== run A ==
==> flow/design.v <==
`timescale 1ns/100ps
module mult_stage( input clock, reset, start, nuke, 
		   input [63:0] product_in, mplier_in, mcand_in,
		   output logic done,
		   output logic [63:0] product_out, mplier_out, mcand_out
		  );
	logic [63:0] prod_in_reg, partial_prod_reg;
	logic [63:0] partial_product, next_mplier, next_mcand;
	assign product_out = prod_in_reg + partial_prod_reg;
	assign partial_product = mplier_in[7:0] * mcand_in;
	assign next_mplier = {8'b0,mplier_in[63:8]};
	assign next_mcand = {mcand_in[55:0],8'b0};
	always_ff @(posedge clock) begin
		prod_in_reg      <= product_in;
		partial_prod_reg <= partial_product;
		mplier_out       <= next_mplier;
		mcand_out        <= next_mcand;
	end
	always_ff @(posedge clock) begin
		if(reset)
			done <= 1'b0;
		else if(nuke)
			done <= 1'b0;
		else
			done <= start;
	end
endmodule
`timescale 1ns/100ps
module mult(	input clock, reset, nuke, 
		input [63:0] mcand, mplier,
		input start,
		output [63:0] product,
		output done
	   );
  	logic [63:0] mcand_out, mplier_out;
  	logic [(7*64)-1:0] internal_products, internal_mcands, internal_mpliers;
  	logic [6:0] internal_dones;
	mult_stage mstage [7:0]  (
		.clock(clock),
		.reset(reset),
		.nuke(nuke), 
		.product_in({internal_products,64'h0}),
		.mplier_in({internal_mpliers,mplier}),
		.mcand_in({internal_mcands,mcand}),
		.start({internal_dones,start}),
		.product_out({product,internal_products}),
		.mplier_out({mplier_out,internal_mpliers}),
		.mcand_out({mcand_out,internal_mcands}),
		.done({done,internal_dones})
	);
endmodule
==> flow/config.mk <==
export PLATFORM = sky130hd
export DESIGN_NAME = mult
export DESIGN_NICKNAME = mult
export VERILOG_FILES = /design/flow/design.v
export SDC_FILE = /design/flow/constraint.sdc
export NUM_CORES = 4
export LEC_CHECK = 0
export ABC_AREA = 0
export CAP_MARGIN = 35
export CORE_ASPECT_RATIO = 1.36
export CORE_MARGIN = 2
export CORE_UTILIZATION = 67
export CTS_CLUSTER_SIZE = 16
export GPL_TIMING_DRIVEN = 1
export PLACE_DENSITY = 0.77
export SLEW_MARGIN = 20
==> flow/constraint.sdc <==
create_clock -name core_clock -period 4.87 [get_ports {clock}]
set_input_delay 0.9740 -clock core_clock [delete_from_list [all_inputs] [get_ports {clock}]]
set_output_delay 0.9740 -clock core_clock [all_outputs]
set_load 0.01 [all_outputs]
run.sh (not shown) runs the stock make flow with config.mk's settings and CLKGATE_MAP_FILE=.
The flow completed for run A, but it is not clean: the layout still shows negative setup slack.
Input-level comparison between run B and run A:
- GPL_TIMING_DRIVEN no longer set, was 1
- ABC_AREA no longer set, was 0
- CORE_UTILIZATION now 40, was 67
- PLACE_DENSITY no longer set, was 0.77
- CAP_MARGIN now 20, was 35
- CTS_CLUSTER_SIZE no longer set, was 16
- CORE_ASPECT_RATIO no longer set, was 1.36
- the clock period (ns, I/O delays scaled along) now 7.0, was 4.87
==> comparison <==
For the worst setup slack after placement, run B came in 1.58 ns higher than run A did.
Run B did not stop at any stage, and its layout met the timing, design-rule and antenna checks.
Final cell area excluding filler cells was higher in run A than in run B.
Diff run A -> run B: last weighted congestion value of the routability-driven placer now smaller, count of clock-buffer cells in the layout went up, final cell count rose about 1.8%, floorplan utilization now sits lower.
--- input diff run B..run C ---
- setting CTS_CLUSTER_SIZE to 99 for the first time
- setting ABC_AREA to 1 for the first time
- setting TNS_END_PERCENT to 5 for the first time
- setting SETUP_SLACK_MARGIN to 0.93 for the first time
- setting CTS_CLUSTER_DIAMETER to 389 for the first time
- changing CORE_UTILIZATION from 40 to 72
- changing the clock period (ns, I/O delays scaled along) from 7.0 to 3.92
- Tool error GRT-0232 stopped run C during global routing (5_1_grt); no final results.
- [run C] synthesized net count rose 6064 relative to run B
- Run B → run C: CTS buffer count has decreased; die area has decreased; total number of H-tree levels has decreased; area of placed instances has increased.
- Post-synthesis share of cell area spent on xor and xnor gates (run C over run B): decrease, 2.4 points
- In the reports for run B and run C, the larger post-synthesis cell count belongs to run C.
diff inputs: run C => run D
- a deleted ABC_AREA that had been 1
- a deleted CTS_CLUSTER_DIAMETER that had been 389
- a change of CTS_CLUSTER_SIZE from 99 to 69
- a change of CORE_UTILIZATION from 72 to 40
- a deleted TNS_END_PERCENT that had been 5
- a deleted SETUP_SLACK_MARGIN that had been 0.93
- an added PLACE_DENSITY of 0.79
- a change of the clock period (ns, I/O delays scaled along) from 3.92 to 7.0
Findings:
Run D did not stop at any stage, and its layout met the timing, design-rule and antenna checks.
Taking run D as 1.0, run C lands at 0.72 on average size of a mapped cell.
Total cell area reported by yosys after synthesis (run D over run C): decrease, 15%
Taking run C as the reference, in run D floorplan net count now sits lower; number of setup buffers added after CTS lower.

* * *

RTL: the design.v shown in full above, as it stands there.
Settings: LEC_CHECK=0, ABC_AREA=1, CAP_MARGIN=35, CORE_ASPECT_RATIO=0.91, CORE_MARGIN=2, CORE_UTILIZATION=72, CTS_CLUSTER_DIAMETER=364, CTS_CLUSTER_SIZE=16, GPL_TIMING_DRIVEN=1, HOLD_SLACK_MARGIN=0.29, PLACE_DENSITY=0.77, SLEW_MARGIN=20; clock period 3.84 ns.
The first run ended with an error in global routing (GRT-0116).
Next try:
==> flow/config.mk (replaced) <==
export PLATFORM = sky130hd
export DESIGN_NAME = mult
export DESIGN_NICKNAME = mult
export VERILOG_FILES = /design/flow/design.v
export SDC_FILE = /design/flow/constraint.sdc
export NUM_CORES = 4
export LEC_CHECK = 0
export CAP_MARGIN = 20
export CORE_MARGIN = 2
export CORE_UTILIZATION = 72
export PLACE_DENSITY_LB_ADDON = 0.01
export SETUP_SLACK_MARGIN = 1.62
export SLEW_MARGIN = 20
==> flow/constraint.sdc (replaced) <==
create_clock -name core_clock -period 5.59 [get_ports {clock}]
set_input_delay 1.1180 -clock core_clock [delete_from_list [all_inputs] [get_ports {clock}]]
set_output_delay 1.1180 -clock core_clock [all_outputs]
set_load 0.01 [all_outputs]
The changed run finished but fails on setup timing.
Die size shrinks by 15%.
Synthesized cell count goes down by 39%.
Area after synthesis shrinks by 15%.
Next try:
--- a/flow/config.mk
+++ b/flow/config.mk
@@ -7,0 +8 @@
+export ABC_AREA = 1
@@ -8,0 +10 @@
+export CORE_ASPECT_RATIO = 0.5
@@ -11,2 +13,3 @@
-export PLACE_DENSITY_LB_ADDON = 0.01
-export SETUP_SLACK_MARGIN = 1.62
+export CTS_CLUSTER_DIAMETER = 397
+export CTS_CLUSTER_SIZE = 100
+export PLACE_DENSITY = 0.38
==> flow/constraint.sdc (replaced) <==
create_clock -name core_clock -period 4.39 [get_ports {clock}]
set_input_delay 0.8780 -clock core_clock [delete_from_list [all_inputs] [get_ports {clock}]]
set_output_delay 0.8780 -clock core_clock [all_outputs]
set_load 0.01 [all_outputs]
Result:
- The changed run failed in global routing
- synthesized area rose by about 18%
- synthesized cell count rises by about 64%
- die area is higher by about 18%
Next try:
--- a/flow/config.mk
+++ b/flow/config.mk
@@ -8 +7,0 @@
-export ABC_AREA = 1
@@ -10 +8,0 @@
-export CORE_ASPECT_RATIO = 0.5
@@ -12,4 +10 @@
-export CORE_UTILIZATION = 72
-export CTS_CLUSTER_DIAMETER = 397
-export CTS_CLUSTER_SIZE = 100
-export PLACE_DENSITY = 0.38
+export CORE_UTILIZATION = 70
==> flow/constraint.sdc (replaced) <==
create_clock -name core_clock -period 5.75 [get_ports {clock}]
set_input_delay 1.1500 -clock core_clock [delete_from_list [all_inputs] [get_ports {clock}]]
set_output_delay 1.1500 -clock core_clock [all_outputs]
set_load 0.01 [all_outputs]
After rerunning: The changed run went through all stages and came out clean; die area is lower by 13%; synthesized cell count is lower by 39%; synthesized area is lower by 15%.
Next try:
--- a/flow/config.mk
+++ b/flow/config.mk
@@ -7,0 +8 @@
+export ABC_AREA = 1
@@ -10 +11,5 @@
-export CORE_UTILIZATION = 70
+export CORE_UTILIZATION = 72
+export CTS_CLUSTER_DIAMETER = 230
+export CTS_CLUSTER_SIZE = 22
+export PLACE_DENSITY_LB_ADDON = 0.03
+export SETUP_SLACK_MARGIN = 0.93
==> flow/constraint.sdc (replaced) <==
create_clock -name core_clock -period 3.72 [get_ports {clock}]
set_input_delay 0.7440 -clock core_clock [delete_from_list [all_inputs] [get_ports {clock}]]
set_output_delay 0.7440 -clock core_clock [all_outputs]
set_load 0.01 [all_outputs]
After rerunning: This time the run ended with an error in global routing on GRT-0116; area after synthesis increases by about 18%; die area increases by about 15%; synthesized cell count increases by about 64%.
